==> inputs of run a <==
==> flow/design.v (excerpt) <==
module rrc_filter #(
	parameter WIDTH = 9
)(
	input logic clk,
	input logic rst,
	input logic signed [WIDTH-1:0] filter_in,
	output logic signed [WIDTH-1:0] filter_out
);
	logic signed [WIDTH-1:0] shift_reg_out [0:31];
	logic signed [2*WIDTH-1:0] mul_sum [0:32];
	logic signed [23:0] acc_sum;
	integer i;
	always @(posedge clk or posedge rst) begin
		if(rst) begin
			for(i = 0; i < 32; i=i+1) begin
				shift_reg_out[i] <= 9'b0;
			end
		end
		else begin
			shift_reg_out[0] <= filter_in;
			for(i = 0; i < 31; i=i+1) begin
				shift_reg_out[i+1] <= shift_reg_out[i];
			end
		end
	end
	multiplier_9b #(.WIDTH(9)) MUL0(.mul_in(filter_in), .coefficient(9'd0), .mul_out(mul_sum[0]));
	multiplier_9b #(.WIDTH(9)) MUL1(.mul_in(shift_reg_out[0]), .coefficient(-9'd1), .mul_out(mul_sum[1]));
	multiplier_9b #(.WIDTH(9)) MUL2(.mul_in(shift_reg_out[1]), .coefficient(9'd1),.mul_out(mul_sum[2]));
	multiplier_9b #(.WIDTH(9)) MUL3(.mul_in(shift_reg_out[2]), .coefficient(9'd0),.mul_out(mul_sum[3]));
	multiplier_9b #(.WIDTH(9)) MUL4(.mul_in(shift_reg_out[3]), .coefficient(-9'd1),.mul_out(mul_sum[4]));
	multiplier_9b #(.WIDTH(9)) MUL5(.mul_in(shift_reg_out[4]), .coefficient(9'd2),.mul_out(mul_sum[5]));
	multiplier_9b #(.WIDTH(9)) MUL6(.mul_in(shift_reg_out[5]), .coefficient(9'd0),.mul_out(mul_sum[6]));
	multiplier_9b #(.WIDTH(9)) MUL7(.mul_in(shift_reg_out[6]), .coefficient(-9'd2),.mul_out(mul_sum[7]));
	multiplier_9b #(.WIDTH(9)) MUL8(.mul_in(shift_reg_out[7]), .coefficient(9'd2),.mul_out(mul_sum[8]));
	multiplier_9b #(.WIDTH(9)) MUL9(.mul_in(shift_reg_out[8]), .coefficient(9'd0),.mul_out(mul_sum[9]));
	multiplier_9b #(.WIDTH(9)) MUL10(.mul_in(shift_reg_out[9]), .coefficient(-9'd6),.mul_out(mul_sum[10]));
	multiplier_9b #(.WIDTH(9)) MUL11(.mul_in(shift_reg_out[10]), .coefficient(9'd8),.mul_out(mul_sum[11]));
	multiplier_9b #(.WIDTH(9)) MUL12(.mul_in(shift_reg_out[11]), .coefficient(9'd10),.mul_out(mul_sum[12]));
  ...
==> flow/config.mk <==
export PLATFORM = sky130hd
export DESIGN_NAME = rrc_filter
export DESIGN_NICKNAME = rrc_filter
export VERILOG_FILES = /design/flow/design.v
export SDC_FILE = /design/flow/constraint.sdc
export NUM_CORES = 4
export LEC_CHECK = 0
export ABC_AREA = 1
export CAP_MARGIN = 20
export CORE_MARGIN = 2
export CORE_UTILIZATION = 45
export GPL_ROUTABILITY_DRIVEN = 1
export PLACE_DENSITY_LB_ADDON = 0.23
export SETUP_SLACK_MARGIN = -0.28
export SLEW_MARGIN = 15
==> flow/constraint.sdc <==
create_clock -name core_clock -period 5.7 [get_ports {clk}]
set_input_delay 1.1400 -clock core_clock [delete_from_list [all_inputs] [get_ports {clk}]]
set_output_delay 1.1400 -clock core_clock [all_outputs]
set_load 0.01 [all_outputs]
run.sh (not shown) runs the stock make flow with config.mk's settings and CLKGATE_MAP_FILE=.
==> run b: changes against run a <==
- CORE_UTILIZATION: 45 -> 72
- CTS_CLUSTER_SIZE: unset -> 15
- GPL_ROUTABILITY_DRIVEN: 1 -> unset
- PLACE_DENSITY_LB_ADDON: 0.23 -> 0.16
- SETUP_SLACK_MARGIN: -0.28 -> 1.65
- SLEW_MARGIN: 15 -> 20
==> flow/constraint.sdc (replaced) <==
create_clock -name core_clock -period 10.3 [get_ports {clk}]
set_input_delay 2.0600 -clock core_clock [delete_from_list [all_inputs] [get_ports {clk}]]
set_output_delay 2.0600 -clock core_clock [all_outputs]
set_load 0.01 [all_outputs]
==> run c: changes against run a <==
- ABC_AREA: 1 -> unset
- CORE_UTILIZATION: 45 -> 40
- GPL_ROUTABILITY_DRIVEN: 1 -> unset
- PLACE_DENSITY_LB_ADDON: 0.23 -> unset
- SETUP_SLACK_MARGIN: -0.28 -> unset
- SLEW_MARGIN: 15 -> 20
==> flow/constraint.sdc (replaced) <==
create_clock -name core_clock -period 11.6 [get_ports {clk}]
set_input_delay 2.3200 -clock core_clock [delete_from_list [all_inputs] [get_ports {clk}]]
set_output_delay 2.3200 -clock core_clock [all_outputs]
set_load 0.01 [all_outputs]
==> qor summary <==
| item | run b | run a | run c |
|---|---|---|---|
| Outcome | timing/DRC/antenna clean | finished with violations | timing/DRC/antenna clean |
| Reasons for failing layout checks | - | setup timing | - |
| N_diodes | 1 | 0 | 1 |
| Beginning of the critical path | shift_reg_out[16][3] | shift_reg_out[14][2] | shift_reg_out[14][0] |
| Post-synth design cell area | 0.0257 mm^2 | 0.0257 mm^2 | 0.0254 mm^2 |
| Number of ordinary inverters in the final layout | 690 | 690 | 607 |
| Post-Synth AOI/OAI Area | 0.0417 | 0.0417 | 0.0599 |
| Flop2flop setup slack | 1.24 ns | -3.47 ns | 0.69 ns |
| Final Critical Period | 9.06 ns | 9.17 ns | 10.91 ns |
| Delay of the slowest cell on the worst path | 0.53 ns | 0.54 ns | 0.62 ns |
| Die extent in x | 193 um | 243 um | 256 um |
| Top cell type's share of synthesized area | 0.318 | 0.318 | 0.322 |
| Summed standard-cell area reported by yosys | 0.0257 mm^2 | 0.0257 mm^2 | 0.0254 mm^2 |
| Highest attainable clock frequency | 110 MHz | 109 MHz | 91.6 MHz |
| Syn_nets | 3,094 | 3,094 | 2,931 |
| Sequential cell area | 0.00724 mm^2 | 0.00722 mm^2 | 0.00721 mm^2 |
| Post-Synthesis Mean Instance Area | 11.0 um^2 | 11.0 um^2 | 11.7 um^2 |
| Core Util, Final | 0.817 | 0.577 | 0.443 |
| CP bufs+invs | 8 | 9 | 5 |
| Number of cells on the critical path | 42 | 42 | 35 |
| Vias in the first global route | 18.0k | 19.4k | 16.1k |
| Relative max-transition margin | 0.344 | 0.344 | 0.340 |
| Number of cell rows | 69 | 87 | 92 |
